Setup of v12:
Design reuleaux, start of the top module:
module reuleaux(input logic clk, input logic rst_n, input logic [2:0] colour,
                input logic [7:0] centre_x, input logic [6:0] centre_y, input logic [7:0] diameter,
                input logic start, output logic done,
                output logic [7:0] vga_x, output logic [6:0] vga_y,
                output logic [2:0] vga_colour, output logic vga_plot);
     logic [7:0] offset_y;
     logic load_offset_y;
     logic reset_offset_y;
     logic [7:0] offset_x;
     logic load_offset_x;
     logic reset_offset_x;
     logic signed [9:0] crit;
     logic load_crit_a;
     logic load_crit_b;
     logic reset_crit;
     logic [7:0] c_x3;                                       
     assign c_x3 = centre_x;
     logic [6:0] c_y3;                                       
     logic [50:0] c_y3_temp;
     assign c_y3_temp = (centre_y - ((diameter * 30'b100010011010011010101001111101) / 30'b111011100110101100101000000000));
    logic [50:0] c_y3_temp_2;
    assign c_y3_temp_2 = c_y3_temp[50] ? -c_y3_temp : c_y3_temp;
     assign c_y3 = c_y3_temp_2[6:0];
     logic [7:0] c_x1;                                       
     assign c_x1 = (centre_x + diameter/8'b00000010);
  ...
Size: about 4900 cells after synthesis, roughly 32 flip-flops, about 49 I/O pins, ~0.036 mm^2 of cells after synthesis.
Settings: LEC_CHECK=0, ABC_AREA=0, CAP_MARGIN=15, CELL_PAD_IN_SITES_GLOBAL_PLACEMENT=1, CORE_ASPECT_RATIO=1.11, CORE_MARGIN=2, CORE_UTILIZATION=47, CTS_CLUSTER_DIAMETER=221, CTS_CLUSTER_SIZE=98, GPL_ROUTABILITY_DRIVEN=1, GPL_TIMING_DRIVEN=1, PLACE_DENSITY=0.95, SETUP_SLACK_MARGIN=-1.52, SLEW_MARGIN=0, TNS_END_PERCENT=40; clock period 30.7 ns.
run.sh (not shown) runs the stock make flow with config.mk's settings and CLKGATE_MAP_FILE=.
Every stage of v12 finished as expected; the final checks, on the other hand, flagged setup timing, which means the layout fails.
Relative to v12, the following input files were edited for v4:
==> flow/config.mk <==
export PLATFORM = sky130hd
export DESIGN_NAME = reuleaux
export DESIGN_NICKNAME = reuleaux
export VERILOG_FILES = /design/flow/design.v
export SDC_FILE = /design/flow/constraint.sdc
export NUM_CORES = 4
export LEC_CHECK = 0
export ABC_AREA = 1
export CAP_MARGIN = 15
export CELL_PAD_IN_SITES_GLOBAL_PLACEMENT = 0
export CORE_ASPECT_RATIO = 1.11
export CORE_MARGIN = 2
export CORE_UTILIZATION = 67
export CTS_CLUSTER_SIZE = 56
export GPL_ROUTABILITY_DRIVEN = 1
export GPL_TIMING_DRIVEN = 1
export PLACE_DENSITY = 0.6
export SETUP_SLACK_MARGIN = 5.0
export SLEW_MARGIN = 0
On half-perimeter wire length after detailed placement, v12 and v4 are neck and neck. Diff v4..v12 | top-level I/O count | unchanged. Height of the die in v4 is 12% lower than in v12. Die: v4 smaller than v12. Changes observed in v4 relative to v12: core area has decreased, x dimension of the die has decreased, instance count of the mapped netlist has increased, synthesized area has increased, post-synthesis share of cell area spent on xor and xnor gates has decreased. v4 did not finish; a tool error ended it in global routing. Post-synthesis mux area share was lower in the run labelled v4.
Changes in v6 relative to v4:
--- a/flow/config.mk
+++ b/flow/config.mk
@@ -8,12 +8,14 @@
 export ABC_AREA = 1
 export CAP_MARGIN = 15
-export CELL_PAD_IN_SITES_GLOBAL_PLACEMENT = 0
+export CELL_PAD_IN_SITES_GLOBAL_PLACEMENT = 1
 export CORE_ASPECT_RATIO = 1.11
 export CORE_MARGIN = 2
-export CORE_UTILIZATION = 67
-export CTS_CLUSTER_SIZE = 56
+export CORE_UTILIZATION = 29
+export CTS_CLUSTER_DIAMETER = 221
+export CTS_CLUSTER_SIZE = 98
 export GPL_ROUTABILITY_DRIVEN = 1
 export GPL_TIMING_DRIVEN = 1
-export PLACE_DENSITY = 0.6
-export SETUP_SLACK_MARGIN = 5.0
+export PLACE_DENSITY = 0.84
+export SETUP_SLACK_MARGIN = -0.69
 export SLEW_MARGIN = 0
+export TNS_END_PERCENT = 40
### Flow results
Starting utilization of the core area ended up 38 points lower on v6 than on v4. v6 vs. v4: number of resized instances in the post-cts repair step went down by 502. Area of the core (v6 / v4): 2.3. Taking v4 as the reference, in v6 detailed-placement wirelength estimate now larger; count of input and output buffers held steady; area share of fa/ha/maj cells after synthesis roughly the same; die area picked up an extra 0.077 mm^2; placed instance count increased 1601. v6 reached the end of the flow, and the finished layout is clean on the timing, design-rule and antenna checks. Between v4 and v6, the difference in mean instance size in the synthesized netlist is negligible. v4 → v6: XOR/XNOR share of the synthesized area shows no meaningful change; floorplan die width now larger.
Changes in v10 relative to v6:
==> flow/config.mk <==
export PLATFORM = sky130hd
export DESIGN_NAME = reuleaux
export DESIGN_NICKNAME = reuleaux
export VERILOG_FILES = /design/flow/design.v
export SDC_FILE = /design/flow/constraint.sdc
export NUM_CORES = 4
export LEC_CHECK = 0
export ABC_AREA = 0
export CAP_MARGIN = 15
export CELL_PAD_IN_SITES_GLOBAL_PLACEMENT = 0
export CORE_ASPECT_RATIO = 1.11
export CORE_MARGIN = 2
export CORE_UTILIZATION = 57
export CTS_CLUSTER_SIZE = 43
export GPL_ROUTABILITY_DRIVEN = 1
export GPL_TIMING_DRIVEN = 1
export PLACE_DENSITY_LB_ADDON = 0.19
export SLEW_MARGIN = 0
==> results <==
v6 has a higher area of the core than v10. Diff v6 -> v10: area figure in the yosys stat output lower; clock skew lower; buffering stage count on the worst path with inverters included higher. Delta (v10 minus v6): total number of vias lower. Nothing crashed in v10 and all stages finished; the problem is that the final layout failed, the offending checks being setup timing.
